==> build 11: inputs <==
==> flow/design.v <==
module hbridgecontroller(
input PCLK, 				 
input PRESERN, 				 
input PSEL, 				 
input PENABLE, 				 
output wire PREADY, 		 
output wire PSLVERR,		 
input PWRITE,				 
input [31:0] PADDR,			 
input wire [31:0] PWDATA,	 
output reg [31:0] PRDATA,	 
output reg motor1_pwm,
output reg motor2_pwm,
output reg [1:0] motor1_ctrl,
output reg [1:0] motor2_ctrl
); 
assign PSLVERR = 0;
assign PREADY = 1;
wire write_enable = (PENABLE && PWRITE && PSEL);
wire read_enable = (!PWRITE && PSEL); 
wire M1CTRL_WRITE = write_enable && (PADDR[15:0] == 16'h0000);
wire M1CTRL_READ = read_enable && (PADDR[15:0] == 16'h0000);
wire M2CTRL_WRITE = write_enable && (PADDR[15:0] == 16'h0004);
wire M2CTRL_READ = read_enable && (PADDR[15:0] == 16'h0004);
wire M1SPEED_WRITE = write_enable && (PADDR[15:0] == 16'h0008);
wire M1SPEED_READ = read_enable && (PADDR[15:0] == 16'h0008);
wire M2SPEED_WRITE = write_enable && (PADDR[15:0] == 16'h000c);
wire M2SPEED_READ = read_enable && (PADDR[15:0] == 16'h000c);
reg [31:0] counter;
parameter PWM_PERIOD = 200000;   
reg [31:0] M1_duty, M2_duty;
reg [31:0] M1_duty_v, M2_duty_v;
always @(posedge PCLK)
begin
    if (!PRESERN) counter = 0;
    else if (counter >= PWM_PERIOD) counter = 0;
    else counter = counter + 1;
    if (counter < M1_duty && M1_duty > (PWM_PERIOD >> 4)) motor1_pwm <= 1;
    else motor1_pwm <= 0;
    if (counter < M2_duty && M2_duty > (PWM_PERIOD >> 4)) motor2_pwm <= 1;
    else motor2_pwm <= 0;
end
always @(posedge PCLK)
begin
    M1_duty_v = M1_duty;
    M2_duty_v = M2_duty;
	if(!PRESERN)
	begin
        M1_duty_v = 0;
        M2_duty_v = 0;
        motor1_ctrl = 2'b10;
        motor2_ctrl = 2'b10;
    end
    if (M1CTRL_WRITE)
    begin
        if (PWDATA != 0) motor1_ctrl = 2'b01;
        else motor1_ctrl = 2'b10;
    end
    else if (M1CTRL_READ)
    begin
        if (motor1_ctrl == 2'b10) PRDATA = 1;
        else PRDATA = 0;
    end
    if (M2CTRL_WRITE)
    begin
        if (PWDATA != 0) motor2_ctrl = 2'b01;
        else motor2_ctrl = 2'b10;
    end
    else if (M2CTRL_READ)
    begin
        if (motor2_ctrl == 2'b10) PRDATA = 1;
        else PRDATA = 0;
    end
    else if (M1SPEED_WRITE) 
    begin
        M1_duty_v = (PWM_PERIOD * PWDATA[15:0]) >> 8;
        if (M1_duty_v > PWM_PERIOD) M1_duty_v = PWM_PERIOD;
    end
    else if (M1SPEED_READ) PRDATA = ( M1_duty_v / PWM_PERIOD );
    else if (M2SPEED_WRITE) 
    begin
        M2_duty_v = (PWM_PERIOD * PWDATA[15:0]) >> 8;
        if (M2_duty_v > PWM_PERIOD) M2_duty_v = PWM_PERIOD;
    end
    else if (M2SPEED_READ) PRDATA = ( M2_duty_v / PWM_PERIOD );
    M1_duty <= M1_duty_v;
    M2_duty <= M2_duty_v;
end
endmodule
==> flow/run.sh <==
#!/bin/bash
# the make line also repeats each setting of config.mk as NAME=value (left out here)
make -C /OpenROAD-flow-scripts/flow DESIGN_CONFIG=/design/flow/config.mk WORK_HOME=/design/flow/orfs CLKGATE_MAP_FILE= finish
==> flow/config.mk <==
export PLATFORM = sky130hd
export DESIGN_NAME = hbridgecontroller
export DESIGN_NICKNAME = hbridgecontroller
export VERILOG_FILES = /design/flow/design.v
export SDC_FILE = /design/flow/constraint.sdc
export NUM_CORES = 4
export LEC_CHECK = 0
export ABC_AREA = 1
export CAP_MARGIN = 20
export CORE_MARGIN = 2
export CORE_UTILIZATION = 70
export CTS_CLUSTER_DIAMETER = 353
export CTS_CLUSTER_SIZE = 15
export PLACE_DENSITY_LB_ADDON = 0.04
export SLEW_MARGIN = 20
==> flow/constraint.sdc <==
create_clock -name core_clock -period 12.0 [get_ports {PCLK}]
set_input_delay 2.4000 -clock core_clock [delete_from_list [all_inputs] [get_ports {PCLK}]]
set_output_delay 2.4000 -clock core_clock [all_outputs]
set_load 0.01 [all_outputs]
==> build 63 (differences from build 11) <==
==> flow/config.mk (replaced) <==
export PLATFORM = sky130hd
export DESIGN_NAME = hbridgecontroller
export DESIGN_NICKNAME = hbridgecontroller
export VERILOG_FILES = /design/flow/design.v
export SDC_FILE = /design/flow/constraint.sdc
export NUM_CORES = 4
export LEC_CHECK = 0
export CAP_MARGIN = 20
export CORE_MARGIN = 2
export CORE_UTILIZATION = 40
export SLEW_MARGIN = 20
==> flow/constraint.sdc (replaced) <==
create_clock -name core_clock -period 30.0 [get_ports {PCLK}]
set_input_delay 6.0000 -clock core_clock [delete_from_list [all_inputs] [get_ports {PCLK}]]
set_output_delay 6.0000 -clock core_clock [all_outputs]
set_load 0.01 [all_outputs]
==> comparison table <==
item                                                                     build 11     build 63
Cell area after placement                                             21600 sq um  18900 sq um
Post-CTS setup buffers                                                         80            0
Chip area in the Yosys report                                         17500 sq um  17400 sq um
XOR/XNOR Fraction of Synth Area                                            0.0395       0.0597
Cells in synth_stat.txt                                                      2471         2271
Area of the core region                                               24400 sq um  43000 sq um
Mapped Area                                                           17500 sq um  17400 sq um
Chip area                                                             26200 sq um  45100 sq um
Most common cell in the synthesized netlist                               nand2_1        inv_1
Die y size                                                                 162 um       212 um
Cells after DPL                                                              3258         2919
Initial cell density of the core                                            0.716        0.404
Run status                                                 stopped before the end  no timing/DRC/antenna violations
Failing step                                                       global routing            -
Top-area cell share                                                         0.154        0.155
DIE WIDTH                                                                  162 um       212 um
DPL Wire Length                                                          40100 um     41000 um
Distinct lib cells used                                                        82          132
Cell count after synthesis                                                   2471         2271
Final weighted congestion in routability-driven placement                   0.905        0.890
FP Rows                                                                        57           76
Area share of and-or/or-and cells after synthesis                           0.100        0.275
AND/OR/NAND/NOR Cells, Area Fraction                                        0.409        0.242
Pre-CTS worst setup slack                                                -2.86 ns      5.86 ns
FA/HA/MAJ Cells, Area Fraction                                              0.169        0.174
Proportion of synthesized area in mux cells                               0.00193       0.0315
Sequential element share of the synthesized area                            0.154        0.155
